==> job 146 <==
## c6502
module c6502
(
    input               clock,
    input               ce,
    input               reset_n,
    output      [15:0]  address,
    input       [ 7:0]  in,
    output reg  [ 7:0]  out,
    output reg          we
);
assign address = cp ? ab : pc;
localparam
    LDC = 0,
    ZP  = 1,    ZPX = 2,    ZPY = 3,
    ABS = 4,    ABX = 5,    ABY = 6,    ABZ = 7,
    IX  = 8,    IX2 = 9,    IX3 = 10,
    IY  = 11,   IY2 = 12,   IY3 = 13,
    RUN = 14,   BRA = 15,
    JP1 = 16,   JP2 = 17,
    JND = 18,   TRM = 19,   POP = 20,   JSR = 21,
    RTS = 22;
localparam
    ORA = 0,    AND = 1,    EOR = 2,    ADC = 3,
    STA = 4,    LDA = 5,    CMP = 6,    SBC = 7,
    ASL = 8,    ROL = 9,    LSR = 10,   ROR = 11,
    BIT = 13,   DEC = 14,   INC = 15;
localparam
    DST_A = 0,  DST_X = 1,  DST_Y = 2,  DST_S = 3,
    SRC_D = 0,  SRC_X = 1,  SRC_Y = 2,  SRC_A = 3;
reg [ 7:0]  a, x, y, s, p;
reg         cp;
reg [ 4:0]  t;           
reg [ 2:0]  m;           
reg [15:0]  ab, pc;
reg [ 7:0]  op, w;       
reg [ 3:0]  alu;         
reg [ 1:0]  dst, src;
wire [8:0] zpx = in + x;
wire [8:0] zpy = in + y;
wire [3:0] bra = {p[1], p[0], p[6], p[7]};  
wire [7:0] sn  = s + 1;
always @(posedge clock)
if (reset_n == 1'b0) begin
    p  <= 8'b01100001;
    t  <= 1'b0;
    cp <= 1'b0;
    pc <= 16'h0000;
    a  <= 8'h80;
    x  <= 8'hFE;
    y  <= 8'hDA;
    s  <= 8'h00;
    we <= 1'b0;
end
else if (ce) begin
    we  <= 1'b0;
    case (t)
    LDC: begin
        pc  <= pc + 1;
        m   <= 0;
        op  <= in;
        dst <= DST_A;
        src <= SRC_D;
        casex (in)
        8'b010_011_00: t <= JP1;  
        8'b011_011_00: t <= JND;  
        8'b001_000_00: t <= JSR;  
        8'b011_000_00: t <= RTS;  
        8'bxxx_000_x1: t <= IX;
        8'bxxx_010_x1,
        8'b1xx_000_x0: t <= RUN;  
        8'bxxx_100_x1: t <= IY;
        8'bxxx_110_x1: t <= ABY;
        8'bxxx_001_xx: t <= ZP;
        8'bxxx_011_xx,
        8'b001_000_00: t <= ABS;
        8'b10x_101_1x: t <= ZPY;
        8'bxxx_101_xx: t <= ZPX;
        8'b10x_111_1x: t <= ABY;
        8'bxxx_111_xx: t <= ABX;
        8'bxxx_100_00: t <= BRA;
        default:       t <= RUN;
        endcase
        casex (in)
        8'bxxx_xxx_01: begin alu <= in[7:5]; end
        8'b100_xx1_x0: begin alu <= STA; end
        8'b101_xx1_x0,
        8'b101_000_x0,
        8'b101_010_00,
        8'b10x_010_10,
  ...
clock: 10.7 ns
lec_check: 0
abc_area: 1
cap_margin: 20
cell_pad_in_sites_global_placement: 2
core_margin: 4
core_utilization: 28
cts_cluster_diameter: 223
cts_cluster_size: 99
gpl_timing_driven: 1
max_routing_layer: met4
place_density_lb_addon: 0.19
slew_margin: 25
tns_end_percent: 25
run.sh (not shown) runs the stock make flow with config.mk's settings and CLKGATE_MAP_FILE=.
==> job 4424 (differences from job 146) <==
--- a/flow/config.mk
+++ b/flow/config.mk
@@ -5,12 +5,11 @@
 export SDC_FILE = /design/flow/constraint.sdc
 export NUM_CORES = 4
 export LEC_CHECK = 0
-export ABC_AREA = 1
 export CAP_MARGIN = 20
 export CELL_PAD_IN_SITES_GLOBAL_PLACEMENT = 2
 export CORE_MARGIN = 4
-export CORE_UTILIZATION = 28
-export CTS_CLUSTER_DIAMETER = 223
+export CORE_UTILIZATION = 39
+export CTS_CLUSTER_DIAMETER = 283
 export CTS_CLUSTER_SIZE = 99
 export GPL_TIMING_DRIVEN = 1
 export MAX_ROUTING_LAYER = met4
==> notes.md <==
run results: sequential share of cell area 20.6%, Leak 5.72 nW, met3 GRT Util 5.17%, status complete, no violations, Int Power 1.16 mW, yosys stat cell total 1,816, post-route cell area 0.0151 mm², non-filler cells, final 2,248, Net Sw Power 0.769 mW, WP data required 10.85 ns, Adder Area Share 9.04%, post-route clock period utilization 69.4%, Via Count 14,433, Gate Area 0.00984 mm², Pwr Density 128 mW/mm²
Source of the figures above: job 4424

==> notes.md <==
run results: WP data required 11.09 ns, met3 GRT Util 3.59%, post-route cell area 0.0154 mm², io pins 36, yosys stat cell total 2,158, logic share of the area 58.8%, status complete, no violations, Adder Area Share 9.06%, Net Sw Power 0.914 mW, Pwr Density 132 mW/mm², Int Power 1.12 mW, Via Count 15,440, non-filler cells, final 2,806, initial antenna violation count 0, Gate Area 0.00906 mm², sequential share of cell area 20.1%, Leak 6.75 nW
Source of the figures above: job 146


========
==> run a <==
==> flow/design.v <==
module c6502
(
    input               clock,
    input               ce,
    input               reset_n,
    output      [15:0]  address,
    input       [ 7:0]  in,
    output reg  [ 7:0]  out,
    output reg          we
);
assign address = cp ? ab : pc;
localparam
    LDC = 0,
    ZP  = 1,    ZPX = 2,    ZPY = 3,
    ABS = 4,    ABX = 5,    ABY = 6,    ABZ = 7,
    IX  = 8,    IX2 = 9,    IX3 = 10,
    IY  = 11,   IY2 = 12,   IY3 = 13,
    RUN = 14,   BRA = 15,
    JP1 = 16,   JP2 = 17,
    JND = 18,   TRM = 19,   POP = 20,   JSR = 21,
    RTS = 22;
localparam
    ORA = 0,    AND = 1,    EOR = 2,    ADC = 3,
    STA = 4,    LDA = 5,    CMP = 6,    SBC = 7,
    ASL = 8,    ROL = 9,    LSR = 10,   ROR = 11,
    BIT = 13,   DEC = 14,   INC = 15;
localparam
    DST_A = 0,  DST_X = 1,  DST_Y = 2,  DST_S = 3,
    SRC_D = 0,  SRC_X = 1,  SRC_Y = 2,  SRC_A = 3;
reg [ 7:0]  a, x, y, s, p;
reg         cp;
reg [ 4:0]  t;           
reg [ 2:0]  m;           
reg [15:0]  ab, pc;
reg [ 7:0]  op, w;       
reg [ 3:0]  alu;         
reg [ 1:0]  dst, src;
wire [8:0] zpx = in + x;
wire [8:0] zpy = in + y;
wire [3:0] bra = {p[1], p[0], p[6], p[7]};  
wire [7:0] sn  = s + 1;
always @(posedge clock)
if (reset_n == 1'b0) begin
    p  <= 8'b01100001;
    t  <= 1'b0;
    cp <= 1'b0;
    pc <= 16'h0000;
    a  <= 8'h80;
    x  <= 8'hFE;
    y  <= 8'hDA;
    s  <= 8'h00;
    we <= 1'b0;
end
else if (ce) begin
    we  <= 1'b0;
    case (t)
    LDC: begin
        pc  <= pc + 1;
        m   <= 0;
        op  <= in;
        dst <= DST_A;
        src <= SRC_D;
        casex (in)
        8'b010_011_00: t <= JP1;  
        8'b011_011_00: t <= JND;  
        8'b001_000_00: t <= JSR;  
        8'b011_000_00: t <= RTS;  
        8'bxxx_000_x1: t <= IX;
        8'bxxx_010_x1,
        8'b1xx_000_x0: t <= RUN;  
        8'bxxx_100_x1: t <= IY;
        8'bxxx_110_x1: t <= ABY;
        8'bxxx_001_xx: t <= ZP;
        8'bxxx_011_xx,
        8'b001_000_00: t <= ABS;
        8'b10x_101_1x: t <= ZPY;
        8'bxxx_101_xx: t <= ZPX;
        8'b10x_111_1x: t <= ABY;
        8'bxxx_111_xx: t <= ABX;
        8'bxxx_100_00: t <= BRA;
        default:       t <= RUN;
        endcase
        casex (in)
        8'bxxx_xxx_01: begin alu <= in[7:5]; end
        8'b100_xx1_x0: begin alu <= STA; end
        8'b101_xx1_x0,
        8'b101_000_x0,
        8'b101_010_00,
        8'b10x_010_10,
        8'b100_110_00: begin alu <= LDA; end
        8'b11x_000_00,
        8'b11x_xx1_00: begin alu <= CMP; end
        8'b001_0x1_00: begin alu <= BIT; end
        8'b110_xx1_10,
        8'b100_010_00,
        8'b110_010_10: begin alu <= DEC; end
        8'b111_xx1_10,
        8'b11x_010_00: begin alu <= INC; end
        8'b00x_110_00: begin p[0] <= in[5]; t <= LDC; end  
        8'b01x_110_00: begin p[2] <= in[5]; t <= LDC; end  
        8'b101_110_00: begin p[6] <= 1'b0;  t <= LDC; end  
        8'b11x_110_00: begin p[3] <= in[5]; t <= LDC; end  
        8'b0xx_010_10: begin alu <= {1'b1, in[7:5]}; src <= SRC_A; end
        8'b0xx_xx1_10: begin alu <= {1'b1, in[7:5]}; end
        8'b111_010_10: begin t <= LDC; end
        8'b100_110_10: begin t <= LDC; s <= x; end
        8'b101_110_10: begin x <= s; p[7] <= s[7]; p[1] <= s == 0; t <= LDC; end
        8'b0x0_010_00: begin
            t   <= TRM;
            we  <= 1;
            cp  <= 1;
            out <= in[6] ? a : (p | 8'h30);
            ab  <= {8'h01, s};
            s   <= s - 1;
        end
        8'b0x1_010_00: begin t <= POP; cp <= 1; ab <= {8'h01, sn}; s <= sn; end
        8'b011_000_00: begin cp <= 1; ab <= {8'h01, sn}; end
        endcase
        casex (in)
        8'h86, 8'hA6, 8'hB6, 8'h96, 8'h8E, 8'hAE,
        8'hBE, 8'hA2, 8'hCA, 8'hE8, 8'h9A,
        8'hE0, 8'b111_xx1_00:
            dst <= DST_X;
        8'hA0, 8'h84, 8'hA4, 8'h88, 8'hC8,
        8'h8C, 8'hAC, 8'h94, 8'hB4, 8'hBC,
        8'hC0, 8'b110_xx1_00:
            dst <= DST_Y;
        endcase
        case (in)
        8'hE8, 8'hCA, 8'h8A: src <= SRC_X;  
        8'h88, 8'hC8, 8'h98: src <= SRC_Y;  
        8'hA8, 8'hAA: src <= SRC_A;  
        endcase
    end
    ZP:  begin t <= RUN; ab <= in;       cp <= 1; pc <= pc + 1; end
    ZPX: begin t <= RUN; ab <= zpx[7:0]; cp <= 1; pc <= pc + 1; end
    ZPY: begin t <= RUN; ab <= zpy[7:0]; cp <= 1; pc <= pc + 1; end
    ABS: begin t <= ABZ; pc <= pc + 1; ab <= in; end
    ABX: begin t <= ABZ; pc <= pc + 1; ab <= zpx; end
    ABY: begin t <= ABZ; pc <= pc + 1; ab <= zpy; end
    ABZ: begin t <= RUN; pc <= pc + 1; ab[15:8] <= ab[15:8] + in; cp <= 1; end
    IX:  begin t <= IX2; pc <= pc + 1; cp <= 1; ab <= zpx[7:0]; end
    IY:  begin t <= IY2; pc <= pc + 1; cp <= 1; ab <= in; end
    IX2: begin t <= IX3; w  <= in; ab[7:0] <= ab[7:0] + 1; end
    IY2: begin t <= IY3; w  <= in; ab[7:0] <= ab[7:0] + 1; end
    IX3: begin t <= RUN; ab <= {in, w}; end
    IY3: begin t <= RUN; ab <= {in, w} + y; end
    BRA: begin t <= LDC; pc <= pc + 1 + ((bra[op[7:6]] == op[5]) ? {{8{in[7]}}, in[7:0]} : 0); end
    JP1: begin t <= JP2; pc <= pc + 1; w <= in; end
    JP2: begin t <= LDC; pc <= {in, w}; end
    JND: case (m)
        0: begin m <= 1;   ab[ 7:0] <= in; pc <= pc + 1; end
        1: begin m <= 2;   ab[15:8] <= in; pc <= pc + 1; cp <= 1; end
        2: begin m <= 3;   pc[ 7:0] <= in; ab[7:0] <= ab[7:0] + 1; end
        3: begin t <= LDC; pc[15:8] <= in; cp <= 0; end
    endcase
    POP: begin t <= LDC; cp <= 0; if (op[6]) begin a <= in; p[7] <= in[7]; p[1] <= in == 0; end else p <= in; end
    JSR: case (m)
        0: begin m <= 1; w  <= in; pc <= pc + 1; end
        1: begin m <= 2; we <= 1; out <= pc[15:8]; ab      <= {8'h01, s};  pc[15:8] <= in; cp <= 1;end
        2: begin m <= 3; we <= 1; out <= pc[ 7:0]; ab[7:0] <= ab[7:0] - 1; pc[7:0]  <= w;  end
        3: begin t <= LDC; cp <= 0; s <= s - 2; end
    endcase
    RTS: case (m)
        0: begin m <= 1;   pc[7:0] <= in; ab[7:0] <= ab[7:0] + 1; end
        1: begin t <= LDC; pc <= {in, pc[7:0]} + 1; s <= s + 2; cp <= 0; end
    endcase
    RUN: begin
        cp <= 0;
        t  <= LDC;
        casex (op) 8'bxxx_010_x1, 8'b1xx_000_x0: pc <= pc + 1; endcase
        casex (op)
            8'b100_xxx_01,
            8'b100_xx1_x0: begin t <= TRM; out <= R; we <= 1'b1; cp <= 1'b1; end
            8'bxxx_xxx_01,
            8'b0xx_010_10,
            8'b100_010_10,
            8'b100_110_00: begin a <= R; p <= F; end
            8'b101_xx1_00,
            8'b101_000_00,
            8'b1x0_010_00,
            8'b101_010_00: begin y <= R; p <= F; end
            8'b101_xx1_10,
            8'b101_000_10,
            8'b111_010_00,
            8'b110_010_10,
            8'b101_010_10: begin x <= R; p <= F; end
            8'b0xx_xx1_10,
            8'b11x_xx1_10: begin t <= TRM; out <= R; we <= 1'b1; cp <= 1'b1; p <= F; end
            8'b110_xxx_01,
            8'b11x_000_00,
            8'b11x_xx1_00,
            8'b001_0x1_00: begin p <= F; end
        endcase
    end
    TRM: begin cp <= 0; t <= LDC; end
    endcase
end
wire [7:0] op1 =
    dst == DST_A ? a :
    dst == DST_X ? x :
    dst == DST_Y ? y : s;
wire [7:0] op2 =
    src == SRC_A ? a :
    src == SRC_X ? x :
    src == SRC_Y ? y : in;
wire [8:0] R =
    alu == ORA ? op1 | op2 :
    alu == AND ? op1 & op2 :
    alu == EOR ? op1 ^ op2 :
    alu == ADC ? op1 + op2 + cin :
    alu == STA ? op1 :
    alu == LDA ? op2 :
    alu == CMP ? op1 - op2 :
    alu == SBC ? op1 - op2 - !cin :
    alu == ASL ? {op2[6:0], 1'b0} :
    alu == ROL ? {op2[6:0], cin} :
    alu == LSR ? {1'b0, op2[7:1]} :
    alu == ROR ? {cin, op2[7:1]} :
    alu == BIT ? op1 & op2 :
    alu == DEC ? op2 - 1 :
    alu == INC ? op2 + 1 : 0;
wire sign  =  R[7];         
wire zero  = ~|R[7:0];      
wire oadc  = (op1[7] ^ op2[7] ^ 1'b1) & (op1[7] ^ R[7]);
wire osbc  = (op1[7] ^ op2[7] ^ 1'b0) & (op1[7] ^ R[7]);
wire cin   =  p[0];
wire carry =  R[8];
wire [7:0] F =
    alu == ADC ? {sign, oadc, p[5:2], zero,  carry} :
    alu == CMP ? {sign,       p[6:2], zero, ~carry} :
    alu == SBC ? {sign, osbc, p[5:2], zero, ~carry} :
    alu == ASL || alu == ROL ? {sign, p[6:2], zero, op2[7]} :
    alu == LSR || alu == ROR ? {sign, p[6:2], zero, op2[0]} :
    alu == BIT ? {op2[7:6], p[5:2], zero, p[0]} :
                 {sign,     p[6:2], zero, p[0]};
endmodule
==> flow/run.sh <==
#!/bin/bash
# the make line also repeats each setting of config.mk as NAME=value (left out here)
make -C /OpenROAD-flow-scripts/flow DESIGN_CONFIG=/design/flow/config.mk WORK_HOME=/design/flow/orfs CLKGATE_MAP_FILE= finish
==> flow/config.mk <==
export PLATFORM = sky130hd
export DESIGN_NAME = c6502
export DESIGN_NICKNAME = c6502
export VERILOG_FILES = /design/flow/design.v
export SDC_FILE = /design/flow/constraint.sdc
export NUM_CORES = 4
export LEC_CHECK = 0
export CAP_MARGIN = 0
export CELL_PAD_IN_SITES_GLOBAL_PLACEMENT = 0
export CORE_MARGIN = 2
export CORE_UTILIZATION = 71
export CTS_CLUSTER_SIZE = 47
export GPL_TIMING_DRIVEN = 1
export MAX_ROUTING_LAYER = met4
export PLACE_DENSITY_LB_ADDON = 0.0
export SETUP_SLACK_MARGIN = 1.18
export SLEW_MARGIN = 25
export TNS_END_PERCENT = 75
==> flow/constraint.sdc <==
create_clock -name core_clock -period 4.02 [get_ports {clock}]
set_input_delay 0.8040 -clock core_clock [delete_from_list [all_inputs] [get_ports {clock}]]
set_output_delay 0.8040 -clock core_clock [all_outputs]
set_load 0.01 [all_outputs]
==> run b (differences from run a) <==
--- a/flow/config.mk
+++ b/flow/config.mk
@@ -7,3 +7,3 @@
 export LEC_CHECK = 0
-export CAP_MARGIN = 0
+export CAP_MARGIN = 20
 export CELL_PAD_IN_SITES_GLOBAL_PLACEMENT = 0
@@ -15,3 +15,3 @@
 export PLACE_DENSITY_LB_ADDON = 0.0
-export SETUP_SLACK_MARGIN = 1.18
+export SETUP_SLACK_MARGIN = 0.82
 export SLEW_MARGIN = 25
==> flow/constraint.sdc (replaced) <==
create_clock -name core_clock -period 5.83 [get_ports {clock}]
set_input_delay 1.1660 -clock core_clock [delete_from_list [all_inputs] [get_ports {clock}]]
set_output_delay 1.1660 -clock core_clock [all_outputs]
set_load 0.01 [all_outputs]
==> notes <==
Die size is the same in run a and run b.
Run b finished clean. Run a never finished: it broke off in global routing with GRT-0232.
Synthesized cell count is the same in run a and run b.
In synthesized area, run a and run b do not differ.
Power is estimated from default activity; no workload was simulated.
